// mips_cpu
module mips_cpu (
  input         clk,
  input         rst,
  output [31:0] imem_addr,
  input  [31:0] imem_rdata,
  output [31:0] dmem_addr,
  output [31:0] dmem_wdata,
  output        dmem_we,
  output        dmem_re,
  input  [31:0] dmem_rdata,
  output        reg_we,
  output [4:0]  reg_waddr,
  output [31:0] reg_wdata
);
  wire [4:0] readReg1, readReg2;
  wire [31:0] regData1, regData2;
  wire branch;
  RegisterFile register(clk, rst, readReg1, readReg2, reg_waddr, reg_wdata, reg_we, regData1, regData2);
  Core core(clk, rst, imem_rdata, regData1, regData2, dmem_rdata, reg_we, dmem_re, dmem_we,
    branch, readReg1, readReg2, reg_waddr, dmem_addr, reg_wdata, imem_addr);
  assign dmem_wdata = regData2;
endmodule
For scale: roughly 290 flip-flops, about 200 I/O pins, ~28000 µm² of cells after synthesis.
Settings: LEC_CHECK=0, ABC_AREA=1, CAP_MARGIN=20, CORE_MARGIN=2, CORE_UTILIZATION=72, CTS_CLUSTER_DIAMETER=336, CTS_CLUSTER_SIZE=97, PLACE_DENSITY=0.37, SLEW_MARGIN=20; clock period 2.22 ns.
run.sh (not shown) runs the stock make flow with config.mk's settings and CLKGATE_MAP_FILE=.
The starting point aborted during detailed placement (DPL-0033).
==> next run, changes <==
--- a/flow/config.mk
+++ b/flow/config.mk
@@ -8 +7,0 @@
-export ABC_AREA = 1
@@ -11,4 +10,3 @@
-export CORE_UTILIZATION = 72
-export CTS_CLUSTER_DIAMETER = 336
-export CTS_CLUSTER_SIZE = 97
-export PLACE_DENSITY = 0.37
+export CORE_UTILIZATION = 54
+export HOLD_SLACK_MARGIN = 0.29
+export PLACE_DENSITY = 0.6
@@ -15,0 +14 @@
+export TNS_END_PERCENT = 5
==> flow/constraint.sdc (replaced) <==
create_clock -name core_clock -period 5.81 [get_ports {clk}]
set_input_delay 1.1620 -clock core_clock [delete_from_list [all_inputs] [get_ports {clk}]]
set_output_delay 1.1620 -clock core_clock [all_outputs]
set_load 0.01 [all_outputs]
What happened: With this change the flow failed in global routing on GRT-0116; area after synthesis rose by 0.92%; synthesized cell count fell by 27%; die area rose by 34%.
==> next run, changes <==
--- a/flow/config.mk
+++ b/flow/config.mk
@@ -8,0 +9,2 @@
+export CELL_PAD_IN_SITES_DETAIL_PLACEMENT = 0
+export CELL_PAD_IN_SITES_GLOBAL_PLACEMENT = 0
@@ -10,3 +12,6 @@
-export CORE_UTILIZATION = 54
-export HOLD_SLACK_MARGIN = 0.29
-export PLACE_DENSITY = 0.6
+export CORE_UTILIZATION = 72
+export CTS_CLUSTER_DIAMETER = 93
+export GPL_ROUTABILITY_DRIVEN = 1
+export HOLD_SLACK_MARGIN = -0.09
+export PLACE_DENSITY_LB_ADDON = 0.19
+export SETUP_SLACK_MARGIN = 0.57
@@ -14 +18,0 @@
-export TNS_END_PERCENT = 5
==> flow/constraint.sdc (replaced) <==
create_clock -name core_clock -period 9.97 [get_ports {clk}]
set_input_delay 1.9940 -clock core_clock [delete_from_list [all_inputs] [get_ports {clk}]]
set_output_delay 1.9940 -clock core_clock [all_outputs]
set_load 0.01 [all_outputs]
Result:
- The new run aborted during global routing, error GRT-0232
- synthesized cell count stays the same
- area after synthesis is unchanged
- die area drops by 25%
==> next run, changes <==
==> flow/config.mk (replaced) <==
export PLATFORM = sky130hd
export DESIGN_NAME = mips_cpu
export DESIGN_NICKNAME = mips_cpu
export VERILOG_FILES = /design/flow/design.v
export SDC_FILE = /design/flow/constraint.sdc
export NUM_CORES = 4
export LEC_CHECK = 0
export CAP_MARGIN = 20
export CORE_MARGIN = 2
export CORE_UTILIZATION = 48
export SETUP_SLACK_MARGIN = 0.7
export SLEW_MARGIN = 20
==> flow/constraint.sdc (replaced) <==
create_clock -name core_clock -period 5.91 [get_ports {clk}]
set_input_delay 1.1820 -clock core_clock [delete_from_list [all_inputs] [get_ports {clk}]]
set_output_delay 1.1820 -clock core_clock [all_outputs]
set_load 0.01 [all_outputs]
The new run died in global routing.
Synthesized cell count stays the same.
Die size went up by about 50%.
Synthesized area does not change.

== build 19 ==
mips_cpu again, from the RTL that the note above started with.
clock: 12.7 ns
lec_check: 0
cap_margin: 20
cell_pad_in_sites_detail_placement: 0
cell_pad_in_sites_global_placement: 1
core_margin: 5
core_utilization: 37
cts_cluster_diameter: 180
gpl_routability_driven: 0
gpl_timing_driven: 0
place_density_lb_addon: 0.19
slew_margin: 40
[build 19] flow finished | final checks: failed | reasons: setup timing
Changes in build 65 relative to build 19:
Settings: clearing GPL_ROUTABILITY_DRIVEN, which used to be 0; clearing PLACE_DENSITY_LB_ADDON, which used to be 0.19; putting PLACE_DENSITY at 0.63 where nothing was set; clearing CELL_PAD_IN_SITES_DETAIL_PLACEMENT, which used to be 0; clearing CTS_CLUSTER_DIAMETER, which used to be 180; swapping 37 for 40 in CORE_UTILIZATION; swapping 40 for 20 in SLEW_MARGIN; putting TNS_END_PERCENT at 30 where nothing was set; swapping 5 for 2 in CORE_MARGIN; clearing CELL_PAD_IN_SITES_GLOBAL_PLACEMENT, which used to be 1; swapping 12.7 for 10.5 in the clock period (ns, I/O delays scaled along).
[summary]
- Every stage of build 65 finished as expected; the final checks, on the other hand, flagged setup timing, which means the layout fails.
- In build 65, the cell count came out 95 below the value in build 19.
- NOTE: global-route usage in build 65 exceeds that of build 19
- Diff build 65..build 19 | layout inverter count without the clock tree | unchanged
- Per the comparison of build 65 with build 19, final HPWL from detailed placement +8.9%; path length in cells of the critical path decreased 9; number of max-capacitance violations reported barely changed.
- [build 65 vs build 19] first-pass GRT wire length: higher in build 65
- | total met2 wirelength after detailed routing | lower: build 19 |
- Build 65 vs build 19, slowest library cell on the worst path: sky130_fd_sc_hd__a311oi_1 vs sky130_fd_sc_hd__mux2i_2
- Diff build 19 -> build 65: post-place setup slack now sits lower; setup slack after layout dropped 240 ps.
- Diff build 65 and build 19: starting DRC count in detailed routing lower in build 65
Relative to build 65, the following input files were edited for build 6:
Settings: GPL_ROUTABILITY_DRIVEN: unset -> 1; CORE_UTILIZATION: 40 -> 46; PLACE_DENSITY: 0.63 -> unset; GPL_TIMING_DRIVEN: 0 -> unset; TNS_END_PERCENT: 30 -> unset; CELL_PAD_IN_SITES_GLOBAL_PLACEMENT: unset -> 1; CELL_PAD_IN_SITES_DETAIL_PLACEMENT: unset -> 0; the clock period (ns, I/O delays scaled along): 10.5 -> 5.81.
### Flow results
The run with more routed wire is build 65, not build 6.
Relative to build 65, largest vdd supply drop has increased by about 170% in build 6.
Per the comparison of build 6 with build 65, fraction of power consumed by the clock network has decreased; combinational share of power increased 8.6 points.
Build 6 finished every stage; the final checks, however, were not passed, the failures being setup timing.
#### Input delta (build 55 over build 6)
Settings: CELL_PAD_IN_SITES_DETAIL_PLACEMENT removed (was 0); CELL_PAD_IN_SITES_GLOBAL_PLACEMENT removed (was 1); SETUP_SLACK_MARGIN newly set to -0.64; CTS_CLUSTER_DIAMETER newly set to 381; GPL_ROUTABILITY_DRIVEN removed (was 1); CTS_CLUSTER_SIZE newly set to 22; CORE_UTILIZATION changed from 46 to 71; the clock period (ns, I/O delays scaled along) changed from 5.81 to 8.24.
--- outcome ---
The runs compared here, build 55 and build 6, all ended either early or with open violations. Build 55 did not finish; the tool stopped in 5_1_grt with error GRT-0116. The flow for build 6 finished, though final verification flagged setup timing. Comparing build 6 against build 55, there is no change at all in number of distinct standard cells referenced by the synthesized netlist. Build 55 against build 6: number of enable flip-flop cells essentially unchanged, cell count listed in synth_stat.txt barely changed.
Changes in build 94 relative to build 55:
Settings: SETUP_SLACK_MARGIN: -0.64 -> 2.85; GPL_ROUTABILITY_DRIVEN: unset -> 1; CELL_PAD_IN_SITES_GLOBAL_PLACEMENT: unset -> 1; CTS_CLUSTER_SIZE: 22 -> unset; CTS_CLUSTER_DIAMETER: 381 -> unset; PLACE_DENSITY_LB_ADDON: unset -> 0.19; CELL_PAD_IN_SITES_DETAIL_PLACEMENT: unset -> 0; CORE_UTILIZATION: 71 -> 53; the clock period (ns, I/O delays scaled along): 8.24 -> 12.7.
- Build 94: PASS, flow complete, no timing, DRC or antenna violations
- Against build 55, build 94 comes in 383 higher on post-cts resize count.
- Standard-cell row count: build 94 vs build 55 up 16%
- Routability congestion estimate from global placement (higher): build 55
What build 22 does differently from build 94 at the input level:
Settings: removing PLACE_DENSITY_LB_ADDON (formerly 0.19); removing SETUP_SLACK_MARGIN (formerly 2.85); removing CELL_PAD_IN_SITES_GLOBAL_PLACEMENT (formerly 1); removing GPL_ROUTABILITY_DRIVEN (formerly 1); changing CORE_UTILIZATION from 53 to 58; removing CELL_PAD_IN_SITES_DETAIL_PLACEMENT (formerly 0); changing the clock period (ns, I/O delays scaled along) from 12.7 to 6.04.
==> comparison <==
- Build 94 completed; timing, DRC and antenna clean
- Build 22 did not run to completion, as it errored out during 5_1_grt.
- Total CTS buffers: build 94 vs build 22 identical
- The setup slack at placement in build 22 was lower than what build 94 gave.
- H-tree depth: build 94 vs build 22 identical
- Compared with build 94, in build 22 vertical die dimension went down 10 um, placed wire-length estimate went up, instance count after placement with tap cells included saw an increase.
- The width of the die of build 22 falls short of that of build 94 by 10 um.
- Min number of rows in the core area across build 22 and build 94: build 22

## v1
Starting RTL as in the previous note.
Settings: LEC_CHECK=0, CAP_MARGIN=20, CORE_MARGIN=2, CORE_UTILIZATION=54, PLACE_DENSITY=0.6, SETUP_SLACK_MARGIN=1.62, SLEW_MARGIN=20, TNS_END_PERCENT=5; clock period 5.81 ns.
v1 did not run to completion, as it errored out during global routing (5_1_grt).
What v14 does differently from v1 at the input level:
Settings: a change of CORE_UTILIZATION from 54 to 40; an added GPL_TIMING_DRIVEN of 0; a change of CAP_MARGIN from 20 to 25; a deleted PLACE_DENSITY that had been 0.6; a deleted SETUP_SLACK_MARGIN that had been 1.62; a deleted TNS_END_PERCENT that had been 5; an added CORE_ASPECT_RATIO of 0.91; a change of the clock period (ns, I/O delays scaled along) from 5.81 to 10.5.
Results
Netlist area before placement: v14 vs v1 identical. Area reported by Yosys stat came out exactly the same in v14 and v1. Number of placement rows: v14 vs v1 up about 11%. Although v14 finished all stages, its layout failed final checks on negative setup slack. From v1 to v14, synthesized cell count did not move at all. On die area, v14 does worse than v1.
The following lists how v31 was set up differently from v14:
Settings: CAP_MARGIN: 25 -> 20; CORE_ASPECT_RATIO: 0.91 -> unset; CORE_UTILIZATION: 40 -> 48; SETUP_SLACK_MARGIN: unset -> 1.78; GPL_TIMING_DRIVEN: 0 -> unset; the clock period (ns, I/O delays scaled along): 10.5 -> 6.04.
## What came out
For v31, the flow was terminated by a tool error in global routing (5_1_grt) and produced no final design. v14 has lower placement-stage worst setup slack than v31. Diff v14..v31 | area of the synthesized netlist per yosys stat | unchanged. Reported for v14 and v31, post-synthesis share of cell area spent on full adders, half adders and majority gates turned out identical to the last digit.
Here is what was changed in the inputs of v42 compared with v31.
Settings: SETUP_SLACK_MARGIN now -0.64, was 1.78; CORE_UTILIZATION now 68, was 48; the clock period (ns, I/O delays scaled along) now 8.24, was 6.04.
==> results <==
v42 did not finish; a tool error ended it in global routing (5_1_grt). As far as sequential area share after synthesis goes, v31 and v42 are indistinguishable; the numbers are identical. Reported for v31 and v42, number of synthesized register bits turned out identical to the last digit. v42 ends up with a overall die height that is about 16% lower than in v31. Die outline area (v42 vs. v31) decreases by more than a quarter. v42 vs v31: cell total after placement down by more than 10%. v42 vs v31 on core footprint: v42 is the lower one. Per the comparison of v42 with v31, post-place setup slack moved up, total clock buffers created by CTS moved up. From v31 to v42 the numbers moved as follows: final HPWL from detailed placement went down, synthesized cell count held steady.
Power and IR drop assume default switching activity.
